==> flow/design.v (excerpt) <==
module axi4_slave #(
    parameter int          NUM_REGS   = 4     ,
    parameter integer      ID_WIDTH   = 4     ,
    parameter integer      ADDR_WIDTH = 32    ,
    parameter integer      DATA_WIDTH = 32    ,
    parameter logic [31:0] BASE_ADDR  = 32'h0
)(
    input  logic                     ACLK,
    input  logic                     ARESETN,
    input  logic [ID_WIDTH-1:0]       S_AXI_AWID     ,
    input  logic [ADDR_WIDTH-1:0]     S_AXI_AWADDR   ,
    input  logic [7:0]                S_AXI_AWLEN    ,
    input  logic [2:0]                S_AXI_AWSIZE   ,
    input  logic [1:0]                S_AXI_AWBURST  ,
    input  logic                      S_AXI_AWVALID  ,
    output logic                      S_AXI_AWREADY  ,
    input  logic [DATA_WIDTH-1:0]     S_AXI_WDATA    ,
    input  logic [(DATA_WIDTH/8)-1:0] S_AXI_WSTRB    ,
    input  logic                      S_AXI_WLAST    ,
    input  logic                      S_AXI_WVALID   ,
    output logic                      S_AXI_WREADY   ,
    output logic [ID_WIDTH-1:0]       S_AXI_BID      ,
    output logic [1:0]                S_AXI_BRESP    ,
    output logic                      S_AXI_BVALID   ,
    input  logic                      S_AXI_BREADY   ,
    input  logic [ID_WIDTH-1:0  ]     S_AXI_ARID     ,
    input  logic [ADDR_WIDTH-1:0]     S_AXI_ARADDR   ,
    input  logic [7:0]                S_AXI_ARLEN    ,
    input  logic [2:0]                S_AXI_ARSIZE   ,
  ...
Size: about 8000 cells after synthesis, roughly 190 I/O pins, about 61000 sq um of cells after synthesis.
Settings: LEC_CHECK=0, CAP_MARGIN=20, CORE_MARGIN=2, CORE_UTILIZATION=71, CTS_CLUSTER_SIZE=34, PLACE_DENSITY=0.65, SLEW_MARGIN=20; clock period 162.0 ns.
run.sh (not shown) runs the stock make flow with config.mk's settings and CLKGATE_MAP_FILE=.
Next try:
Settings changed: ABC_AREA set to 1, CORE_UTILIZATION 71 to 64, CTS_CLUSTER_SIZE 34 to unset, PLACE_DENSITY 0.65 to 0.6.
Clock period 162.0 ns to 168.0 ns, I/O delays scaled along.
Result: Worst setup slack gains 22 ns; critical path depth rose by 112.

* * *

Starting RTL as in the previous note.
## axi4_slave
module axi4_slave #(
    parameter int          NUM_REGS   = 4     ,
    parameter integer      ID_WIDTH   = 4     ,
    parameter integer      ADDR_WIDTH = 32    ,
    parameter integer      DATA_WIDTH = 32    ,
    parameter logic [31:0] BASE_ADDR  = 32'h0
)(
    input  logic                     ACLK,
    input  logic                     ARESETN,
    input  logic [ID_WIDTH-1:0]       S_AXI_AWID     ,
    input  logic [ADDR_WIDTH-1:0]     S_AXI_AWADDR   ,
    input  logic [7:0]                S_AXI_AWLEN    ,
    input  logic [2:0]                S_AXI_AWSIZE   ,
    input  logic [1:0]                S_AXI_AWBURST  ,
    input  logic                      S_AXI_AWVALID  ,
    output logic                      S_AXI_AWREADY  ,
    input  logic [DATA_WIDTH-1:0]     S_AXI_WDATA    ,
    input  logic [(DATA_WIDTH/8)-1:0] S_AXI_WSTRB    ,
    input  logic                      S_AXI_WLAST    ,
    input  logic                      S_AXI_WVALID   ,
    output logic                      S_AXI_WREADY   ,
    output logic [ID_WIDTH-1:0]       S_AXI_BID      ,
    output logic [1:0]                S_AXI_BRESP    ,
    output logic                      S_AXI_BVALID   ,
    input  logic                      S_AXI_BREADY   ,
    input  logic [ID_WIDTH-1:0  ]     S_AXI_ARID     ,
    input  logic [ADDR_WIDTH-1:0]     S_AXI_ARADDR   ,
    input  logic [7:0]                S_AXI_ARLEN    ,
    input  logic [2:0]                S_AXI_ARSIZE   ,
    input  logic [1:0]                S_AXI_ARBURST  ,
    input  logic                      S_AXI_ARVALID  ,
    output logic                      S_AXI_ARREADY  ,
    output logic [ID_WIDTH-1:0  ]     S_AXI_RID      ,
    output logic [DATA_WIDTH-1:0]     S_AXI_RDATA    ,
    output logic [1:0]                S_AXI_RRESP    ,
    output logic                      S_AXI_RLAST    ,
    output logic                      S_AXI_RVALID   ,
    input  logic                      S_AXI_RREADY   ,
    output logic                      write_en        ,
    output logic                      read_en
);
Settings: LEC_CHECK=0, ABC_AREA=1, CAP_MARGIN=20, CELL_PAD_IN_SITES_DETAIL_PLACEMENT=2, CELL_PAD_IN_SITES_GLOBAL_PLACEMENT=1, CORE_MARGIN=2, CORE_UTILIZATION=40, CTS_CLUSTER_DIAMETER=386, MAX_ROUTING_LAYER=met4, MIN_ROUTING_LAYER=met2, PLACE_DENSITY=0.43, SETUP_SLACK_MARGIN=5.0, SLEW_MARGIN=20, TNS_END_PERCENT=25; clock period 200.0 ns.
The first run aborted during 5_1_grt with GRT-0116.
Edit:
- ABC_AREA: 1 -> not set
- CELL_PAD_IN_SITES_DETAIL_PLACEMENT: 2 -> not set
- CELL_PAD_IN_SITES_GLOBAL_PLACEMENT: 1 -> not set
- CTS_CLUSTER_DIAMETER: 386 -> not set
- MAX_ROUTING_LAYER: met4 -> not set
- MIN_ROUTING_LAYER: met2 -> not set
- PLACE_DENSITY: 0.43 -> 0.6
- SETUP_SLACK_MARGIN: 5.0 -> not set
- TNS_END_PERCENT: 25 -> not set
Effect: With this change the flow completed with no timing, DRC or antenna violations. Synthesized area fell by 12%. Synthesized cell count goes down by 27%. Die size fell by 12%.
Edit:
- clock period: 200.0 -> 155.0 ns (I/O delays scaled with it)
Outcome: The new run completed with no timing, DRC or antenna violations. First-iteration DRC count is higher by about 10%. Design area hardly moves. Global-route usage is higher by 0.13 points. Die area stays the same. Setup slack degrades by 36 ns. Non-clock buffer count does not change. Cell count hardly moves. Area after synthesis is unchanged. Sequential cell count is unchanged.
